==> flow/design.v (excerpt) <==
module mips_core (
	input         clk,
	input         rst,           
	output [31:0] imem_addr,     
	input  [31:0] imem_rdata,    
	output [31:0] dmem_addr,     
	output [31:0] dmem_wdata,    
	output        dmem_we,       
	input  [31:0] dmem_rdata,    
	output        halt           
);
export LEC_CHECK = 0
export ABC_AREA = 1
export CAP_MARGIN = 20
export CELL_PAD_IN_SITES_DETAIL_PLACEMENT = 2
export CELL_PAD_IN_SITES_GLOBAL_PLACEMENT = 2
export CORE_ASPECT_RATIO = 0.7
export CORE_MARGIN = 6
export CORE_UTILIZATION = 63
export GPL_ROUTABILITY_DRIVEN = 0
export GPL_TIMING_DRIVEN = 0
export MAX_ROUTING_LAYER = met5
export SETUP_SLACK_MARGIN = -0.01
export SLEW_MARGIN = 20
create_clock -name core_clock -period 10.0 [get_ports {clk}]
run.sh (not shown) runs the stock make flow with config.mk's settings and CLKGATE_MAP_FILE=.
The starting point ended with an error in global placement without I/O.
Edit:
- ABC_AREA: 1 -> default
- CELL_PAD_IN_SITES_DETAIL_PLACEMENT: 2 -> default
- CELL_PAD_IN_SITES_GLOBAL_PLACEMENT: 2 -> default
- CORE_ASPECT_RATIO: 0.7 -> default
- CORE_MARGIN: 6 -> 2
- CORE_UTILIZATION: 63 -> 62
- CTS_CLUSTER_DIAMETER: default -> 396
- GPL_ROUTABILITY_DRIVEN: 0 -> default
- GPL_TIMING_DRIVEN: 0 -> default
- MAX_ROUTING_LAYER: met5 -> default
- SETUP_SLACK_MARGIN: -0.01 -> default
- clock period: 10.0 -> 5.06 ns (I/O delays scaled with it)
Effect: Now the flow ran to the end with violations: setup timing; synthesized cell count is lower by 41%; die size fell by about 6%; synthesized area goes down by 3.0%.
Edit:
- ABC_AREA: default -> 0
- CELL_PAD_IN_SITES_DETAIL_PLACEMENT: default -> 0
- CORE_MARGIN: 2 -> 3
- CORE_UTILIZATION: 62 -> 64
- CTS_CLUSTER_DIAMETER: 396 -> default
- CTS_CLUSTER_SIZE: default -> 15
- HOLD_SLACK_MARGIN: default -> 0.27
- PLACE_DENSITY_LB_ADDON: default -> 0.08
- SETUP_SLACK_MARGIN: default -> 1.46
- SLEW_MARGIN: 20 -> 35
The new run never finished: it broke off in global routing, error GRT-0232.
Die size decreases by 1.9%.
Synthesized cell count stays the same.
Area after synthesis is unchanged.
Edit:
- ABC_AREA: 0 -> default
- CELL_PAD_IN_SITES_DETAIL_PLACEMENT: 0 -> default
- CORE_MARGIN: 3 -> 2
- CORE_UTILIZATION: 64 -> 66
- CTS_CLUSTER_SIZE: 15 -> default
- HOLD_SLACK_MARGIN: 0.27 -> default
- PLACE_DENSITY_LB_ADDON: 0.08 -> default
- SETUP_SLACK_MARGIN: 1.46 -> default
- clock period: 5.06 -> 6.51 ns (I/O delays scaled with it)
What happened:
- With this change the flow finished with setup timing left
- synthesized area is unchanged
- die area went down by a few percent
- synthesized cell count is unchanged

========
red:
Starting RTL as in the previous note.
make LEC_CHECK=0 CAP_MARGIN=5 CORE_MARGIN=2 CORE_UTILIZATION=72 CTS_CLUSTER_DIAMETER=97 CTS_CLUSTER_SIZE=41 PLACE_DENSITY=0.65 SETUP_SLACK_MARGIN=0.73 SLEW_MARGIN=20 finish   # period 3.74 ns
red: aborted in clock tree synthesis (4_1_cts) (tool error)
Relative to red, the following input files were edited for blue:
# red
export LEC_CHECK = 0
export CAP_MARGIN = 5
export CORE_MARGIN = 2
export CORE_UTILIZATION = 72
export CTS_CLUSTER_DIAMETER = 97
export CTS_CLUSTER_SIZE = 41
export PLACE_DENSITY = 0.65
export SETUP_SLACK_MARGIN = 0.73
export SLEW_MARGIN = 20
create_clock -name core_clock -period 3.74 [get_ports {clk}]
# blue
export LEC_CHECK = 0
export CAP_MARGIN = 20
export CORE_MARGIN = 2
export CORE_UTILIZATION = 40
export SLEW_MARGIN = 20
create_clock -name core_clock -period 10.0 [get_ports {clk}]
## What came out
- The flow ran to completion for all of red and blue but red, which stopped partway.
- red failed in clock tree synthesis (4_1_cts) with DPL-0033.
- [blue] height of the chip rose 110 microns relative to red
- The simple-gate area share of the yosys netlist on red is in line with that on blue.
- Die area went up by more than half going from red to blue.
- Effective utilization at floorplan on blue is down relative to red.
- Post-detailed-placement cell area (blue vs. red) decreases by a little under 10%
## Diff of input files: green against blue
# blue
export LEC_CHECK = 0
export CAP_MARGIN = 20
export CORE_MARGIN = 2
export CORE_UTILIZATION = 40
export SLEW_MARGIN = 20
create_clock -name core_clock -period 10.0 [get_ports {clk}]
# green
export LEC_CHECK = 0
export ABC_AREA = 1
export CAP_MARGIN = 20
export CORE_MARGIN = 2
export CORE_UTILIZATION = 62
export CTS_CLUSTER_SIZE = 100
export SLEW_MARGIN = 20
create_clock -name core_clock -period 5.06 [get_ports {clk}]
Notes after the runs:
Compared with blue, in green worst voltage drop across the vdd grid +0.18 mV, synthesized instance count grew by 3,160, part of the cycle the worst path needs went up by 12 points, cell internal power dissipation went up by about 100%. Comparing green against blue, there is no change at all in buffer depth of the longest clock path. Against blue, green comes in 2.8 points lower on sequential fraction of design power. Utilization after layout (green over blue): increase, 27 points. When green is set beside blue, its depth of the most critical reg-to-reg path turns out to be 17 larger. Every stage of green finished as expected; the final checks, on the other hand, flagged setup timing, which means the layout fails.
Input changes introduced in orange (baseline for comparison: green):
# green
export LEC_CHECK = 0
export ABC_AREA = 1
export CAP_MARGIN = 20
export CORE_MARGIN = 2
export CORE_UTILIZATION = 62
export CTS_CLUSTER_SIZE = 100
export SLEW_MARGIN = 20
create_clock -name core_clock -period 5.06 [get_ports {clk}]
# orange
export LEC_CHECK = 0
export CAP_MARGIN = 20
export CORE_MARGIN = 2
export CORE_UTILIZATION = 70
export CTS_CLUSTER_SIZE = 18
export SLEW_MARGIN = 20
create_clock -name core_clock -period 5.82 [get_ports {clk}]
==> comparison <==
On cell area after placement, green tracks orange almost exactly. Diff green -> orange: synthesized area went down; sequential element share of the synthesized area up 1.7 points. Delta (orange minus green): total half-perimeter wirelength after legalization and detailed placement up about 18%; chip area from the yosys synthesis statistics down 2100 sq um. Of orange and green, it is orange that has the lower area share of and-or/or-and cells after synthesis. orange did not finish: a tool error stopped it during global routing (5_1_grt). Changes observed in orange relative to green: number of distinct standard cells referenced by the synthesized netlist now larger; synthesized cell count now smaller.
Power figures rest on the tool's default switching activity, not on a simulated workload.
